## red
## gcd
module gcd (
    input  logic        clk_i,
    input  logic        rst_i,
    input  logic        start_i,
    input  logic [31:0] a_i,
    input  logic [31:0] b_i,
    output logic        busy_o,
    output logic        valid_o,
    output logic [31:0] result_o
);
For scale: roughly 1700 cells after synthesis, ~110 flip-flops, ~100 I/O pins, ~10000 um2 of cells after synthesis.
export LEC_CHECK = 0
export ABC_AREA = 1
export CAP_MARGIN = 20
export CELL_PAD_IN_SITES_DETAIL_PLACEMENT = 2
export CORE_MARGIN = 2
export CORE_UTILIZATION = 37
export GPL_ROUTABILITY_DRIVEN = 0
export PLACE_DENSITY = 0.6
export SLEW_MARGIN = 20
export TNS_END_PERCENT = 15
create_clock -name core_clock -period 6.0 [get_ports {clk_i}]
run.sh (not shown) runs the stock make flow with config.mk's settings and CLKGATE_MAP_FILE=.
Relative to red, the following input files were edited for blue:
Settings: a deleted ABC_AREA that had been 1; a deleted PLACE_DENSITY that had been 0.6; a deleted TNS_END_PERCENT that had been 15; a deleted GPL_ROUTABILITY_DRIVEN that had been 0; a deleted CELL_PAD_IN_SITES_DETAIL_PLACEMENT that had been 2; a change of CORE_UTILIZATION from 37 to 64; a change of the clock period (ns, I/O delays scaled along) from 6.0 to 4.16.
--- outcome ---
The flow for blue finished, though final verification flagged negative setup slack.
When blue is set beside red, its xor/xnor cell area share of the yosys netlist turns out to be 2.1 points larger.
NOTE largest net degree at the start of global routing red->blue decreased by more than 10%
From red to blue the numbers moved as follows: worst hold slack after final layout went down by 13 ps; count of clock-buffer cells in the layout now sits higher; routed wire length decreased by 45% relative to the old numbers.
> inputs changed (blue -> green)
Settings: CTS_CLUSTER_DIAMETER: unset -> 371; CORE_UTILIZATION: 64 -> 72; PLACE_DENSITY: unset -> 0.37; ABC_AREA: unset -> 1; CTS_CLUSTER_SIZE: unset -> 98; TNS_END_PERCENT: unset -> 10; the clock period (ns, I/O delays scaled along): 4.16 -> 4.04.
- green finished end to end and its layout was clean on timing, DRC and antenna.
- green improves on blue in worst setup slack after layout.
- green ends up with a core occupancy in the finished layout that is 2.1 points higher than in blue.
- Delta (green minus blue): detailed placement HPWL up 8.2%; via count up 2044.
- Taking blue as the reference, in green wire length of the first global-routing pass picked up an extra about 11%, data required time at the worst endpoint lost 110 ps, mapped cell area picked up an extra about 8%, clock period minus worst slack lost 620 ps.
- Route | green vs blue | wire longer in green
- Hold slack in green is 13 ps below blue.
#### Input delta (orange over green)
Settings: ABC_AREA no longer set, was 1; TNS_END_PERCENT no longer set, was 10; CTS_CLUSTER_DIAMETER no longer set, was 371; CTS_CLUSTER_SIZE no longer set, was 98; PLACE_DENSITY now 0.6, was 0.37; CORE_UTILIZATION now 61, was 72; the clock period (ns, I/O delays scaled along) now 5.02, was 4.04.
### Flow results
orange: flow completed, timing, DRC and antenna clean
Diff green and orange: sequential share of layout area lower in green
When the final numbers for green and orange were put side by side, the area added between synthesis and finish turned out to be smaller in green.
Die: orange bigger than green
orange against green: global-route usage went down; routed wire length went down.
Of green and orange, the run reporting the lower maximum frequency was orange.
In orange, post-layout minimum cycle time is higher than in green.
Compared to green, orange has count of inverters other than clock inverters in the layout 192 lower.

---

Starting RTL as in the previous note.
export LEC_CHECK = 0
export ABC_AREA = 1
export CAP_MARGIN = 20
export CORE_ASPECT_RATIO = 1.98
export CORE_MARGIN = 2
export CORE_UTILIZATION = 40
export CTS_CLUSTER_DIAMETER = 379
export CTS_CLUSTER_SIZE = 98
export PLACE_DENSITY_LB_ADDON = 0.28
export SLEW_MARGIN = 20
export TNS_END_PERCENT = 10
create_clock -name core_clock -period 6.0 [get_ports {clk_i}]
Next try:
==> flow/config.mk (replaced) <==
export PLATFORM = sky130hd
export DESIGN_NAME = gcd
export DESIGN_NICKNAME = gcd
export VERILOG_FILES = /design/flow/design.v
export SDC_FILE = /design/flow/constraint.sdc
export NUM_CORES = 4
export LEC_CHECK = 0
export ABC_AREA = 1
export CAP_MARGIN = 20
export CORE_MARGIN = 2
export CORE_UTILIZATION = 68
export PLACE_DENSITY = 0.37
export SLEW_MARGIN = 20
export TNS_END_PERCENT = 15
==> flow/constraint.sdc (replaced) <==
create_clock -name core_clock -period 3.04 [get_ports {clk_i}]
set_input_delay 0.6080 -clock core_clock [delete_from_list [all_inputs] [get_ports {clk_i}]]
set_output_delay 0.6080 -clock core_clock [all_outputs]
set_load 0.01 [all_outputs]
The changed run finished but failed the layout checks on negative setup slack; synthesized cell count is unchanged; design area grows by about 5%; sequential share of layout area went down by 1.0 points; setup slack degrades by 2.2 ns; via count rose by about 10%; non-clock buffer count rose by 56; wire length went down by about 4.7%; core utilization climbs by 36 points; die size is lower by about 40%; flip-flop count is unchanged.
Next try:
==> flow/config.mk (replaced) <==
export PLATFORM = sky130hd
export DESIGN_NAME = gcd
export DESIGN_NICKNAME = gcd
export VERILOG_FILES = /design/flow/design.v
export SDC_FILE = /design/flow/constraint.sdc
export NUM_CORES = 4
export LEC_CHECK = 0
export CAP_MARGIN = 20
export CORE_MARGIN = 2
export CORE_UTILIZATION = 72
export CTS_CLUSTER_DIAMETER = 26
export PLACE_DENSITY_LB_ADDON = 0.26
export SLEW_MARGIN = 20
==> flow/constraint.sdc (replaced) <==
create_clock -name core_clock -period 3.96 [get_ports {clk_i}]
set_input_delay 0.7920 -clock core_clock [delete_from_list [all_inputs] [get_ports {clk_i}]]
set_output_delay 0.7920 -clock core_clock [all_outputs]
set_load 0.01 [all_outputs]
The new run finished but fails on negative setup slack.
Die area decreases by 12%.
Cell area decreases by 5.4%.
Utilization increases by 7.2 points.
Non-clock buffer count increases by 47.
Setup slack degrades by 0.16 ns.
Final cell count decreases by 25%.
Clock skew hardly moves.
Area after synthesis decreases by 7.4%.
Next try:
--- a/flow/config.mk
+++ b/flow/config.mk
@@ -6,8 +6,11 @@
 export NUM_CORES = 4
 export LEC_CHECK = 0
+export ABC_AREA = 1
 export CAP_MARGIN = 20
 export CORE_MARGIN = 2
 export CORE_UTILIZATION = 72
-export CTS_CLUSTER_DIAMETER = 26
-export PLACE_DENSITY_LB_ADDON = 0.26
+export CTS_CLUSTER_DIAMETER = 372
+export CTS_CLUSTER_SIZE = 100
+export PLACE_DENSITY = 0.37
 export SLEW_MARGIN = 20
+export TNS_END_PERCENT = 10
==> flow/constraint.sdc (replaced) <==
create_clock -name core_clock -period 4.04 [get_ports {clk_i}]
set_input_delay 0.8080 -clock core_clock [delete_from_list [all_inputs] [get_ports {clk_i}]]
set_output_delay 0.8080 -clock core_clock [all_outputs]
set_load 0.01 [all_outputs]
=> With this change the flow finished with timing, DRC and antenna clean; core utilization goes down by 6.1 points; area after synthesis came out higher by about 8%; synthesized cell count came out higher by 42%; final cell count rises by 29%; clock-buffer cell count decreases by 2.
Next try:
==> flow/config.mk (replaced) <==
export PLATFORM = sky130hd
export DESIGN_NAME = gcd
export DESIGN_NICKNAME = gcd
export VERILOG_FILES = /design/flow/design.v
export SDC_FILE = /design/flow/constraint.sdc
export NUM_CORES = 4
export LEC_CHECK = 0
export CAP_MARGIN = 20
export CORE_MARGIN = 2
export CORE_UTILIZATION = 40
export PLACE_DENSITY = 0.6
export SLEW_MARGIN = 20
==> flow/constraint.sdc (replaced) <==
create_clock -name core_clock -period 6.0 [get_ports {clk_i}]
set_input_delay 1.2000 -clock core_clock [delete_from_list [all_inputs] [get_ports {clk_i}]]
set_output_delay 1.2000 -clock core_clock [all_outputs]
set_load 0.01 [all_outputs]
Effect: Non-clock buffer count drops by 1; wire length drops by 9.6%; design area drops by 6.7%; cell count drops by 20%.
Next try:
--- a/flow/config.mk
+++ b/flow/config.mk
@@ -8,5 +8,6 @@
 export CAP_MARGIN = 20
 export CORE_MARGIN = 2
-export CORE_UTILIZATION = 40
-export PLACE_DENSITY = 0.6
+export CORE_UTILIZATION = 72
+export CTS_CLUSTER_DIAMETER = 33
+export PLACE_DENSITY_LB_ADDON = 0.29
 export SLEW_MARGIN = 20
==> flow/constraint.sdc (replaced) <==
create_clock -name core_clock -period 4.24 [get_ports {clk_i}]
set_input_delay 0.8480 -clock core_clock [delete_from_list [all_inputs] [get_ports {clk_i}]]
set_output_delay 0.8480 -clock core_clock [all_outputs]
set_load 0.01 [all_outputs]
This time the run completed, yet does not pass: negative setup slack.
Setup slack got worse by 1.2 ns.
First-iteration DRC count climbs to 2.7 times its value.
Clock-buffer cell count drops by 2.
Worst hold slack barely changes.
Routed wire length grows by 10%.

---

Starting RTL as in the previous note.
==> flow/config.mk <==
export PLATFORM = sky130hd
export DESIGN_NAME = gcd
export DESIGN_NICKNAME = gcd
export VERILOG_FILES = /design/flow/design.v
export SDC_FILE = /design/flow/constraint.sdc
export NUM_CORES = 4
export LEC_CHECK = 0
export ABC_AREA = 0
export CAP_MARGIN = 35
export CELL_PAD_IN_SITES_DETAIL_PLACEMENT = 2
export CELL_PAD_IN_SITES_GLOBAL_PLACEMENT = 2
export CORE_MARGIN = 8
export CORE_UTILIZATION = 32
export CTS_CLUSTER_SIZE = 76
export GPL_TIMING_DRIVEN = 0
export MAX_ROUTING_LAYER = met5
export MIN_ROUTING_LAYER = met1
export PLACE_DENSITY_LB_ADDON = 0.01
export SETUP_SLACK_MARGIN = 0.6
export SLEW_MARGIN = 10
export TNS_END_PERCENT = 60
==> flow/constraint.sdc <==
create_clock -name core_clock -period 2.89 [get_ports {clk_i}]
set_input_delay 0.5780 -clock core_clock [delete_from_list [all_inputs] [get_ports {clk_i}]]
set_output_delay 0.5780 -clock core_clock [all_outputs]
set_load 0.01 [all_outputs]
The baseline completed and failed the layout checks on negative setup slack.
Edit:
ABC_AREA = 1   (was 0)
GPL_TIMING_DRIVEN = not set   (was 0)
MAX_ROUTING_LAYER = not set   (was met5)
SETUP_SLACK_MARGIN = not set   (was 0.6)
clock period = 2.97 ns   (was 2.89 ns; I/O delays follow)
Effect:
- The new run reached the layout checks and failed them: negative setup slack
- routed wire length went up by about a fifth
- area after synthesis is higher by a little under a tenth
- design area climbs by roughly a tenth
- non-clock buffer count increases by 19
- sequential share of layout area went down by 1.9 points
- cell count climbs by a quarter to a third
- hold slack gets worse by 7.7 ps
- utilization is higher by 1.2 points
Edit:
ABC_AREA = not set   (was 1)
CAP_MARGIN = 20   (was 35)
CELL_PAD_IN_SITES_DETAIL_PLACEMENT = not set   (was 2)
CELL_PAD_IN_SITES_GLOBAL_PLACEMENT = not set   (was 2)
CORE_MARGIN = 2   (was 8)
CORE_UTILIZATION = 64   (was 32)
CTS_CLUSTER_SIZE = not set   (was 76)
MIN_ROUTING_LAYER = not set   (was met1)
PLACE_DENSITY_LB_ADDON = not set   (was 0.01)
SLEW_MARGIN = 20   (was 10)
TNS_END_PERCENT = not set   (was 60)
clock period = 4.26 ns   (was 2.97 ns; I/O delays follow)
The changed run reached the layout checks and failed them: negative setup slack.
Register-to-register slack is better by 180 ps.
Area after synthesis fell by 7.4%.
Fmax fell by 26%.
Edit:
ABC_AREA = 1   (was not set)
CORE_UTILIZATION = 68   (was 64)
CTS_CLUSTER_DIAMETER = 274   (was not set)
CTS_CLUSTER_SIZE = 95   (was not set)
PLACE_DENSITY = 0.37   (was not set)
TNS_END_PERCENT = 15   (was not set)
clock period = 3.04 ns   (was 4.26 ns; I/O delays follow)
What happened: The changed run completed, yet does not pass: negative setup slack; critical path depth falls by 7; count of clock-buffer cells in the layout is unchanged; routed wire length rose by about a fifth; via count climbs by a quarter to a third.
Edit:
ABC_AREA = not set   (was 1)
CORE_UTILIZATION = 72   (was 68)
CTS_CLUSTER_DIAMETER = 26   (was 274)
CTS_CLUSTER_SIZE = 79   (was 95)
PLACE_DENSITY = 0.35   (was 0.37)
SETUP_SLACK_MARGIN = 0.33   (was not set)
TNS_END_PERCENT = not set   (was 15)
clock period = 3.96 ns   (was 3.04 ns; I/O delays follow)
The new run failed in global routing.
Synthesized area fell by 7.4%.
Die area came out lower by 12%.
Synthesized cell count came out lower by 30%.
